==> run a: inputs <==
// int_calc
module int_calc(clk, rst, start, A, B, done, int_add, int_sub, int_mul, int_div, int_mod, addCo, addCy, subCo, subCy);
   input clk;
   input rst;
   input start;
   input [63:0] A;
   input [31:0] B;
   output done;
   output [31:0] int_add;
   output [31:0] int_sub;
   output [63:0] int_mul;
   output [31:0] int_div;
   output [31:0] int_mod;
	output addCo;
	output addCy;
	output subCo;
	output subCy;
   reg [31:0] a_r;
   reg [31:0] b_r;
   reg        busy;
   wire       mul_idle;
   wire       div_idle;
   assign done = busy & mul_idle & div_idle;
   always @(posedge clk) begin
      if (start) begin
         a_r <= A[31:0];
         b_r <= B;
      end
      if (rst) busy <= 1'b0;
      else if (start) busy <= 1'b1;
      else if (done) busy <= 1'b0;
   end
   adder_32bits adder(.A(a_r),
                      .B(b_r),
                      .Ctr(1'b0),
                      .S(int_add),
                      .Co(addCo),
                      .Cy(addCy));
   adder_32bits suber(.A(a_r),
                      .B(b_r),
                      .Ctr(1'b1),
                      .S(int_sub),
                      .Co(subCo),
                      .Cy(subCy));
   mul_32_32_64 muler(.clk(clk),
                      .rst(rst),
                      .start(start),
                      .a(a_r),
                      .b(B),
                      .out(int_mul),
                      .idle(mul_idle));
   div_64_32_32 diver(.clk(clk),
                      .rst(rst),
                      .start(start),
                      .a(A),
                      .b(b_r),
  ...
export LEC_CHECK = 0
export ABC_AREA = 1
export CAP_MARGIN = 20
export CORE_MARGIN = 2
export CORE_UTILIZATION = 72
export CTS_CLUSTER_DIAMETER = 237
export HOLD_SLACK_MARGIN = -0.08
export PLACE_DENSITY = 0.67
export SETUP_SLACK_MARGIN = 1.09
export SLEW_MARGIN = 20
create_clock -name core_clock -period 10.1 [get_ports {clk}]
run.sh (not shown) runs the stock make flow with config.mk's settings and CLKGATE_MAP_FILE=.
==> run b (differences from run a) <==
==> flow/config.mk (replaced) <==
export PLATFORM = sky130hd
export DESIGN_NAME = int_calc
export DESIGN_NICKNAME = int_calc
export VERILOG_FILES = /design/flow/design.v
export SDC_FILE = /design/flow/constraint.sdc
export NUM_CORES = 4
export LEC_CHECK = 0
export CAP_MARGIN = 20
export CELL_PAD_IN_SITES_GLOBAL_PLACEMENT = 3
export CORE_MARGIN = 2
export CORE_UTILIZATION = 16
export CTS_CLUSTER_DIAMETER = 296
export GPL_ROUTABILITY_DRIVEN = 1
export GPL_TIMING_DRIVEN = 0
export MAX_ROUTING_LAYER = met4
export PLACE_DENSITY = 0.4
export SETUP_SLACK_MARGIN = 1.26
export SLEW_MARGIN = 35
export TNS_END_PERCENT = 70
==> flow/constraint.sdc (replaced) <==
create_clock -name core_clock -period 23.8 [get_ports {clk}]
set_input_delay 4.7600 -clock core_clock [delete_from_list [all_inputs] [get_ports {clk}]]
set_output_delay 4.7600 -clock core_clock [all_outputs]
set_load 0.01 [all_outputs]
==> run c (differences from run a) <==
==> flow/config.mk (replaced) <==
export PLATFORM = sky130hd
export DESIGN_NAME = int_calc
export DESIGN_NICKNAME = int_calc
export VERILOG_FILES = /design/flow/design.v
export SDC_FILE = /design/flow/constraint.sdc
export NUM_CORES = 4
export LEC_CHECK = 0
export ABC_AREA = 0
export CAP_MARGIN = 10
export CORE_MARGIN = 8
export CORE_UTILIZATION = 26
export HOLD_SLACK_MARGIN = 0.12
export PLACE_DENSITY = 0.51
export SETUP_SLACK_MARGIN = 5.0
export SLEW_MARGIN = 20
export TNS_END_PERCENT = 100
==> flow/constraint.sdc (replaced) <==
create_clock -name core_clock -period 23.3 [get_ports {clk}]
set_input_delay 4.6600 -clock core_clock [delete_from_list [all_inputs] [get_ports {clk}]]
set_output_delay 4.6600 -clock core_clock [all_outputs]
set_load 0.01 [all_outputs]
==> results <==
                                                               run b           run c                       run a
Minimum setup slack among reg-to-reg paths                  17.11 ns        16.99 ns                     4.30 ns
IO Port Bufs                                                     294             295                         295
Run status                                            finished clean  finished clean  complete, but fails checks
Violated checks                                                    -               -                setup timing
Clock distribution area overhead in the final layout           5.40%           5.68%                       4.66%
Number of cells on the critical path                              36              37                          38
Clock network power share                                      31.2%           32.1%                       26.4%
Power of the combinational group                              834 uW          758 uW                     2270 uW
Post-route core utilization                                    21.7%           33.2%                       88.9%
Antenna diodes                                                     1               2                           4
Adder share                                                    12.4%           12.4%                       11.7%
Fraction of power spent switching nets                         35.6%           33.7%                       39.6%
Max-slew headroom                                              39.1%           38.4%                       32.6%
Startpoint of the worst-slack reg-to-reg timing path        diver.op          b_r[0]                    diver.op
Count of instantiated cells in the yosys netlist                1827            1827                        2524
Via count of the first global-routing pass                     17000           15600                       20100
Buffers and inverters on the worst path                            2               3                           4
Number of well-tap cells placed                                 1742            1050                         390


==> inputs of run Z <==
int_calc again, from the RTL that the note above started with.
clock: 29.9 ns
lec_check: 0
cap_margin: 30
cell_pad_in_sites_detail_placement: 2
core_aspect_ratio: 0.75
core_margin: 2
core_utilization: 19
cts_cluster_size: 31
gpl_routability_driven: 0
max_routing_layer: met4
place_density_lb_addon: 0.08
setup_slack_margin: -0.45
slew_margin: 20
==> inputs of run K, as changes to run Z <==
CAP_MARGIN = 20   (was 30)
CELL_PAD_IN_SITES_DETAIL_PLACEMENT = not set   (was 2)
CORE_ASPECT_RATIO = not set   (was 0.75)
CORE_UTILIZATION = 72   (was 19)
CTS_CLUSTER_SIZE = 23   (was 31)
GPL_ROUTABILITY_DRIVEN = not set   (was 0)
MAX_ROUTING_LAYER = not set   (was met4)
PLACE_DENSITY_LB_ADDON = not set   (was 0.08)
SETUP_SLACK_MARGIN = not set   (was -0.45)
==> flow/constraint.sdc (replaced) <==
create_clock -name core_clock -period 15.0 [get_ports {clk}]
set_input_delay 3.0000 -clock core_clock [delete_from_list [all_inputs] [get_ports {clk}]]
set_output_delay 3.0000 -clock core_clock [all_outputs]
set_load 0.01 [all_outputs]
==> inputs of run Y, as changes to run Z <==
ABC_AREA = 1   (was not set)
CAP_MARGIN = 10   (was 30)
CELL_PAD_IN_SITES_DETAIL_PLACEMENT = not set   (was 2)
CORE_ASPECT_RATIO = 0.68   (was 0.75)
CORE_MARGIN = 6   (was 2)
CORE_UTILIZATION = 66   (was 19)
CTS_CLUSTER_DIAMETER = 68   (was not set)
CTS_CLUSTER_SIZE = 39   (was 31)
GPL_TIMING_DRIVEN = 0   (was not set)
MAX_ROUTING_LAYER = met5   (was met4)
MIN_ROUTING_LAYER = met2   (was not set)
PLACE_DENSITY = 0.9   (was not set)
PLACE_DENSITY_LB_ADDON = not set   (was 0.08)
SETUP_SLACK_MARGIN = not set   (was -0.45)
SLEW_MARGIN = 10   (was 20)
==> flow/constraint.sdc (replaced) <==
create_clock -name core_clock -period 21.9 [get_ports {clk}]
set_input_delay 4.3800 -clock core_clock [delete_from_list [all_inputs] [get_ports {clk}]]
set_output_delay 4.3800 -clock core_clock [all_outputs]
set_load 0.01 [all_outputs]
==> comparison <==
Run K finished but fails on negative setup slack. Run Y aborted during global routing. Run Z went through all stages and came out clean. Of run K and run Z, run Z has the higher design area (gap 4.9%, measured against run Z). In sequential cell count, run K and run Z do not differ. Against run Z, the synthesized area of run Y is higher by about 6%. In run K the count of clock-buffer cells in the layout is lower than in run Z, by 7.


==> v20: inputs <==
int_calc again, from the RTL that the note above started with.
clock: 10.6 ns
lec_check: 0
cap_margin: 20
core_margin: 2
core_utilization: 72
cts_cluster_diameter: 94
cts_cluster_size: 23
place_density_lb_addon: 0.27
setup_slack_margin: 2.96
slew_margin: 20
tns_end_percent: 50
==> inputs of v14, as changes to v20 <==
Settings changed: ABC_AREA set to 1, CTS_CLUSTER_DIAMETER 94 to not set, PLACE_DENSITY set to 0.79, PLACE_DENSITY_LB_ADDON 0.27 to not set, SETUP_SLACK_MARGIN 2.96 to not set, TNS_END_PERCENT 50 to not set.
==> flow/constraint.sdc (replaced) <==
create_clock -name core_clock -period 12.2 [get_ports {clk}]
set_input_delay 2.4400 -clock core_clock [delete_from_list [all_inputs] [get_ports {clk}]]
set_output_delay 2.4400 -clock core_clock [all_outputs]
set_load 0.01 [all_outputs]
==> notes <==
Of v14 and v20, v20 has the higher sequential power (gap about 10%, measured against v20). Final area: v14 is higher than v20 (about 8%). Core utilization: v20 is lower than v14 (2.4 points). v20 finished with negative setup slack left. v14 finished but fails on negative setup slack. Of v14 and v20, v14 has the higher via count (gap 25%, measured against v20). First-iteration DRC count: v20 is smaller than v14 (about 30%). In v14 the global-route usage is higher than in v20, by 6.7 points.


==> build 14 <==
Starting RTL as in the previous note.
make LEC_CHECK=0 ABC_AREA=1 CAP_MARGIN=20 CORE_MARGIN=2 CORE_UTILIZATION=72 CTS_CLUSTER_DIAMETER=41 CTS_CLUSTER_SIZE=83 HOLD_SLACK_MARGIN=-0.08 PLACE_DENSITY=0.67 SETUP_SLACK_MARGIN=1.66 SLEW_MARGIN=20 finish   # period 10.1 ns
==> build 52 (differences from build 14) <==
Settings changed: ABC_AREA 1 to unset, CORE_UTILIZATION 72 to 43, CTS_CLUSTER_DIAMETER 41 to unset, CTS_CLUSTER_SIZE 83 to unset, HOLD_SLACK_MARGIN -0.08 to unset, PLACE_DENSITY 0.67 to unset, SETUP_SLACK_MARGIN 1.66 to 1.5.
==> flow/constraint.sdc (replaced) <==
create_clock -name core_clock -period 10.6 [get_ports {clk}]
set_input_delay 2.1200 -clock core_clock [delete_from_list [all_inputs] [get_ports {clk}]]
set_output_delay 2.1200 -clock core_clock [all_outputs]
set_load 0.01 [all_outputs]
==> trial 81 (differences from build 14) <==
Settings changed: ABC_AREA 1 to unset, CORE_UTILIZATION 72 to 58, CTS_CLUSTER_DIAMETER 41 to unset, CTS_CLUSTER_SIZE 83 to unset, HOLD_SLACK_MARGIN -0.08 to unset, PLACE_DENSITY 0.67 to unset, SETUP_SLACK_MARGIN 1.66 to 1.5.
==> flow/constraint.sdc (replaced) <==
create_clock -name core_clock -period 10.7 [get_ports {clk}]
set_input_delay 2.1400 -clock core_clock [delete_from_list [all_inputs] [get_ports {clk}]]
set_output_delay 2.1400 -clock core_clock [all_outputs]
set_load 0.01 [all_outputs]
==> results <==
quantity	build 14	build 52	trial 81
Detailed-route wire length on metal 1	23.8 mm	27.8 mm	24.5 mm
Met2 usage	77.1%	36.5%	49.3%
Post-synthesis adder-cell area fraction	11.7%	12.4%	12.4%
Syn Std Cell Area	22,000 um2	20,700 um2	20,700 um2
Most numerous cell in the Yosys netlist	nand2_1	edfxtp_1	edfxtp_1
Xor/xnor share	4.11%	4.52%	4.52%
Filler Cell Count	1,354	4,128	2,504
#MultiIn Comb	1,725	1,240	1,240
Met3 track utilization from global routing	14.2%	3.52%	5.19%
First-pass DRT Iterations	16	6	5
Area of all placed cells without fillers	26,700 um2	25,600 um2	25,400 um2
End of the critical path	addCy	subCy	subCy
Tightest hold margin	0.435 ns	0.445 ns	0.441 ns
Delay contributed by the slowest stage of the critical path	0.47 ns	0.43 ns	0.44 ns
Result of the run	finished with violations	finished with violations	finished with violations
Violated checks	setup timing	setup timing	setup timing
Post-route insts no fill	3,225	2,726	2,573
DR iter-0 viols	3,477	1,239	1,235
End point of the worst hold path	muler.out[18]	diver.quo[13]	diver.quo[14]
Fin worst setup slack	-5.87 ns	-4.88 ns	-4.89 ns
Post-detailed-placement half-perimeter wirelength	52.8 mm	44.9 mm	42.8 mm
CP bufs+invs	3	2	2


==> inputs of trial 9 <==
==> flow/design.v <==
`timescale 1ns / 1ps
module adder_1bit(a, b, ci, s, co);
	input wire a,b,ci;
	output wire s,co;
	and (c1,a,b), (c2,b,ci), (c3,a,ci);
	xor (s1,a,b), (s,s1,ci);
	or (co,c1,c2,c3);
endmodule
`timescale 1ns / 1ps
module adder_32bits(A, B, Ctr, S, Co,Cy);
	parameter size=32;
   input [size:1] A;
   input [size:1] B;
   input Ctr;
   output [size:1] S;
   output Co;
	output Cy;
	wire[size-1:1]  Ctemp;
	wire[size:1]    Bo;
	assign Bo={32{Ctr}}^B;
adder_1bit 	A1(.a(A[1]),.b(Bo[1]),.ci(Ctr),.s(S[1]),.co(Ctemp[1])),
		A2(A[2],Bo[2],Ctemp[1],S[2],Ctemp[2]),
		A3(A[3],Bo[3],Ctemp[2],S[3],Ctemp[3]),
		A4(A[4],Bo[4],Ctemp[3],S[4],Ctemp[4]),
		A5(A[5],Bo[5],Ctemp[4],S[5],Ctemp[5]),
		A6(A[6],Bo[6],Ctemp[5],S[6],Ctemp[6]),
		A7(A[7],Bo[7],Ctemp[6],S[7],Ctemp[7]),
		A8(A[8],Bo[8],Ctemp[7],S[8],Ctemp[8]),
		A9(A[9],Bo[9],Ctemp[8],S[9],Ctemp[9]),
		A10(A[10],Bo[10],Ctemp[9],S[10],Ctemp[10]),
		A11(A[11],Bo[11],Ctemp[10],S[11],Ctemp[11]),
		A12(A[12],Bo[12],Ctemp[11],S[12],Ctemp[12]),
		A13(A[13],Bo[13],Ctemp[12],S[13],Ctemp[13]),
		A14(A[14],Bo[14],Ctemp[13],S[14],Ctemp[14]),
		A15(A[15],Bo[15],Ctemp[14],S[15],Ctemp[15]),
		A16(A[16],Bo[16],Ctemp[15],S[16],Ctemp[16]),
		A17(A[17],Bo[17],Ctemp[16],S[17],Ctemp[17]),
		A18(A[18],Bo[18],Ctemp[17],S[18],Ctemp[18]),
		A19(A[19],Bo[19],Ctemp[18],S[19],Ctemp[19]),
		A20(A[20],Bo[20],Ctemp[19],S[20],Ctemp[20]),
		A21(A[21],Bo[21],Ctemp[20],S[21],Ctemp[21]),
		A22(A[22],Bo[22],Ctemp[21],S[22],Ctemp[22]),
		A23(A[23],Bo[23],Ctemp[22],S[23],Ctemp[23]),
		A24(A[24],Bo[24],Ctemp[23],S[24],Ctemp[24]),
		A25(A[25],Bo[25],Ctemp[24],S[25],Ctemp[25]),
		A26(A[26],Bo[26],Ctemp[25],S[26],Ctemp[26]),
		A27(A[27],Bo[27],Ctemp[26],S[27],Ctemp[27]),
		A28(A[28],Bo[28],Ctemp[27],S[28],Ctemp[28]),
		A29(A[29],Bo[29],Ctemp[28],S[29],Ctemp[29]),
		A30(A[30],Bo[30],Ctemp[29],S[30],Ctemp[30]),
		A31(A[31],Bo[31],Ctemp[30],S[31],Ctemp[31]),
		A32(A[32],Bo[32],Ctemp[31],S[32],Co);
		assign Cy=(!(A[32]^Bo[32]))*(A[32]^S[32]);
endmodule
module mul_32_32_64(clk, rst, start, a, b, out, idle);
   input clk;
   input rst;
   input start;
   input [31:0] a, b;
   output reg [63:0] out;
   output idle;
   reg [63:0]        out_r;
   parameter START = 1'b0, CALC = 1'b1;
   reg [4:0]         count;
   reg               state;
   reg               last;
   wire [33:0]       tmp_sum;
   wire [33:0]       a_ext;
   wire [33:0]       addend;
   wire [2:0]        booth;
   assign idle = (state == START);
   assign a_ext = {{2{a[31]}}, a};
   assign booth = {out_r[1:0], last};
   assign addend = (booth[1] ^ booth[0]) ? a_ext : {a_ext[32:0], 1'b0} & {34{booth[2] ^ booth[0]}};
   assign tmp_sum = {{2{out_r[63]}}, out_r[63:32]} + (addend ^ {34{booth[2]}}) + {33'b0, booth[2]};
   always @(posedge clk) begin
      if (rst) begin
         state <= START;
         count <= 5'b00000;
      end else begin
      case (state)
        START: begin
           if (start) begin
              out_r <= {32'b0, b};
              last <= 1'b0;
              count <= 5'b00000;
              state <= CALC;
           end
        end
        CALC: begin
           if (~count[4]) begin
              count <= count + 1;
              out_r[63:30] <= tmp_sum[33:0];
              out_r[29:0] <= out_r[31:2];
              last <= out_r[1];
           end  
           else begin
              out <= out_r;
              state <= START;
              count <= 5'b00000;
           end
        end  
        default:;
      endcase  
      end
   end  
endmodule  
module div_64_32_32(clk, rst, start, a, b, quo, mod, idle);
   input clk;
   input rst;
   input start;
   input [63:0] a;
   input [31:0] b;
   output reg [31:0] quo, mod;
   output idle;
   reg [31:0]        quo_r;
   reg [33:0]        mod_r;
   parameter START = 2'b00, CALC = 2'b01, FIN = 2'b11;
   reg [1:0]         state;
   reg [4:0]         count;
   wire [33:0]       b_ext;
   wire [33:0]       tmp_sum;
   reg               op;
   assign idle = (state == START);
   assign b_ext = {2'b00, b};
   assign tmp_sum = mod_r + (b_ext ^ {34{op}}) + {33'b0, op};
   always @(posedge clk) begin
      if (rst) begin
         state <= START;
         count <= 5'b00000;
      end else begin
      case (state)
        START: begin
           if (start) begin
              mod_r <= {1'b0, a[63:31]};
              quo_r <= {a[30:0], 1'b0};
              op <= 1;     
              count <= 5'b00000;
              state <= CALC;
           end
        end
        CALC: begin
           if (count != 5'b11111) begin
              mod_r <= {tmp_sum[32:0], quo_r[31]};
              quo_r <= {quo_r[30:0], ~tmp_sum[33]};
              op <= ~tmp_sum[33];
              count <= count + 1;
           end
           else begin
              quo_r <= {quo_r[30:0], ~tmp_sum[33]};
              mod_r <= tmp_sum[33] ? tmp_sum + b_ext : tmp_sum;
              state <= FIN;
              count <= 5'b00000;
           end
        end
        FIN: begin
           quo <= quo_r;
           mod <= mod_r[31:0];
           state <= START;
           count <= 5'b00000;
        end
        default: state <= START;
      endcase  
      end
   end  
endmodule  
module int_calc(clk, rst, start, A, B, done, int_add, int_sub, int_mul, int_div, int_mod, addCo, addCy, subCo, subCy);
   input clk;
   input rst;
   input start;
   input [63:0] A;
   input [31:0] B;
   output done;
   output [31:0] int_add;
   output [31:0] int_sub;
   output [63:0] int_mul;
   output [31:0] int_div;
   output [31:0] int_mod;
	output addCo;
	output addCy;
	output subCo;
	output subCy;
   reg [31:0] a_r;
   reg [31:0] b_r;
   reg        busy;
   wire       mul_idle;
   wire       div_idle;
   assign done = busy & mul_idle & div_idle;
   always @(posedge clk) begin
      if (start) begin
         a_r <= A[31:0];
         b_r <= B;
      end
      if (rst) busy <= 1'b0;
      else if (start) busy <= 1'b1;
      else if (done) busy <= 1'b0;
   end
   adder_32bits adder(.A(a_r),
                      .B(b_r),
                      .Ctr(1'b0),
                      .S(int_add),
                      .Co(addCo),
                      .Cy(addCy));
   adder_32bits suber(.A(a_r),
                      .B(b_r),
                      .Ctr(1'b1),
                      .S(int_sub),
                      .Co(subCo),
                      .Cy(subCy));
   mul_32_32_64 muler(.clk(clk),
                      .rst(rst),
                      .start(start),
                      .a(a_r),
                      .b(B),
                      .out(int_mul),
                      .idle(mul_idle));
   div_64_32_32 diver(.clk(clk),
                      .rst(rst),
                      .start(start),
                      .a(A),
                      .b(b_r),
                      .quo(int_div),
                      .mod(int_mod),
                      .idle(div_idle));
endmodule  
==> flow/run.sh <==
#!/bin/bash
# the make line also repeats each setting of config.mk as NAME=value (left out here)
make -C /OpenROAD-flow-scripts/flow DESIGN_CONFIG=/design/flow/config.mk WORK_HOME=/design/flow/orfs CLKGATE_MAP_FILE= finish
==> flow/config.mk <==
export PLATFORM = sky130hd
export DESIGN_NAME = int_calc
export DESIGN_NICKNAME = int_calc
export VERILOG_FILES = /design/flow/design.v
export SDC_FILE = /design/flow/constraint.sdc
export NUM_CORES = 4
export LEC_CHECK = 0
export CAP_MARGIN = 30
export CELL_PAD_IN_SITES_DETAIL_PLACEMENT = 2
export CORE_MARGIN = 3
export CORE_UTILIZATION = 54
export CTS_CLUSTER_DIAMETER = 245
export CTS_CLUSTER_SIZE = 47
export GPL_ROUTABILITY_DRIVEN = 0
export GPL_TIMING_DRIVEN = 0
export HOLD_SLACK_MARGIN = 0.03
export MAX_ROUTING_LAYER = met4
export MIN_ROUTING_LAYER = met1
export PLACE_DENSITY_LB_ADDON = 0.28
export SETUP_SLACK_MARGIN = 1.5
export SLEW_MARGIN = 20
export TNS_END_PERCENT = 20
==> flow/constraint.sdc <==
create_clock -name core_clock -period 21.0 [get_ports {clk}]
set_input_delay 4.2000 -clock core_clock [delete_from_list [all_inputs] [get_ports {clk}]]
set_output_delay 4.2000 -clock core_clock [all_outputs]
set_load 0.01 [all_outputs]
==> inputs of build 50, as changes to trial 9 <==
- CAP_MARGIN: 30 -> 20
- CELL_PAD_IN_SITES_DETAIL_PLACEMENT: 2 -> default
- CORE_MARGIN: 3 -> 2
- CORE_UTILIZATION: 54 -> 72
- CTS_CLUSTER_DIAMETER: 245 -> 52
- CTS_CLUSTER_SIZE: 47 -> 39
- GPL_ROUTABILITY_DRIVEN: 0 -> default
- GPL_TIMING_DRIVEN: 0 -> default
- HOLD_SLACK_MARGIN: 0.03 -> default
- MAX_ROUTING_LAYER: met4 -> default
- MIN_ROUTING_LAYER: met1 -> default
- PLACE_DENSITY: default -> 0.37
- PLACE_DENSITY_LB_ADDON: 0.28 -> default
- SETUP_SLACK_MARGIN: 1.5 -> 2.7
- TNS_END_PERCENT: 20 -> default
==> flow/constraint.sdc (replaced) <==
create_clock -name core_clock -period 10.6 [get_ports {clk}]
set_input_delay 2.1200 -clock core_clock [delete_from_list [all_inputs] [get_ports {clk}]]
set_output_delay 2.1200 -clock core_clock [all_outputs]
set_load 0.01 [all_outputs]
==> run notes <==
fresh numbers from the pnr run: status complete, but fails checks, bufs w/o clock 344, die span in y ~170 µm, CTS root buf clkbuf_16, die area around 30,000 µm², FP Rows about 62, Top non-seq family AND-OR/OR-AND gates, Top cell area share 0.470, Setup-failing EPs final 29, Fail Reasons setup timing, die width about 170 µm, core box area between 20,000 and 30,000 µm², Hold Startpoint diver.quo_r[12], IO buf count roughly 300, number of global-route vias before repair ~17,000, setup slack, reg-to-reg between 3 and 4 ns, Final WS setup -5.03 ns
That was build 50.
==> run notes <==
run metrics: Post-synth top flop edfxtp_1, ys cells ~1,800, Error [ERROR DPL-0033] detailed placement checks failed during check placement., Stopped at detailed placement, status aborted with a tool error, most used standard cell by instance count after synthesis edfxtp_1, Gate Count Post-Synth around 1,800, Post-synth EDFFs around 320, Top cell area share 0.470, IO buf count a little under 300, Seq cells post-synth about 340, FP Rows just over 70, die width approximately 200 µm, core box area between 30,000 and 40,000 µm², die area just over 40,000 µm², die span in y between 200 and 250 µm, Top non-seq family AND-OR/OR-AND gates
That was trial 9.
Power and IR drop assume default switching activity.
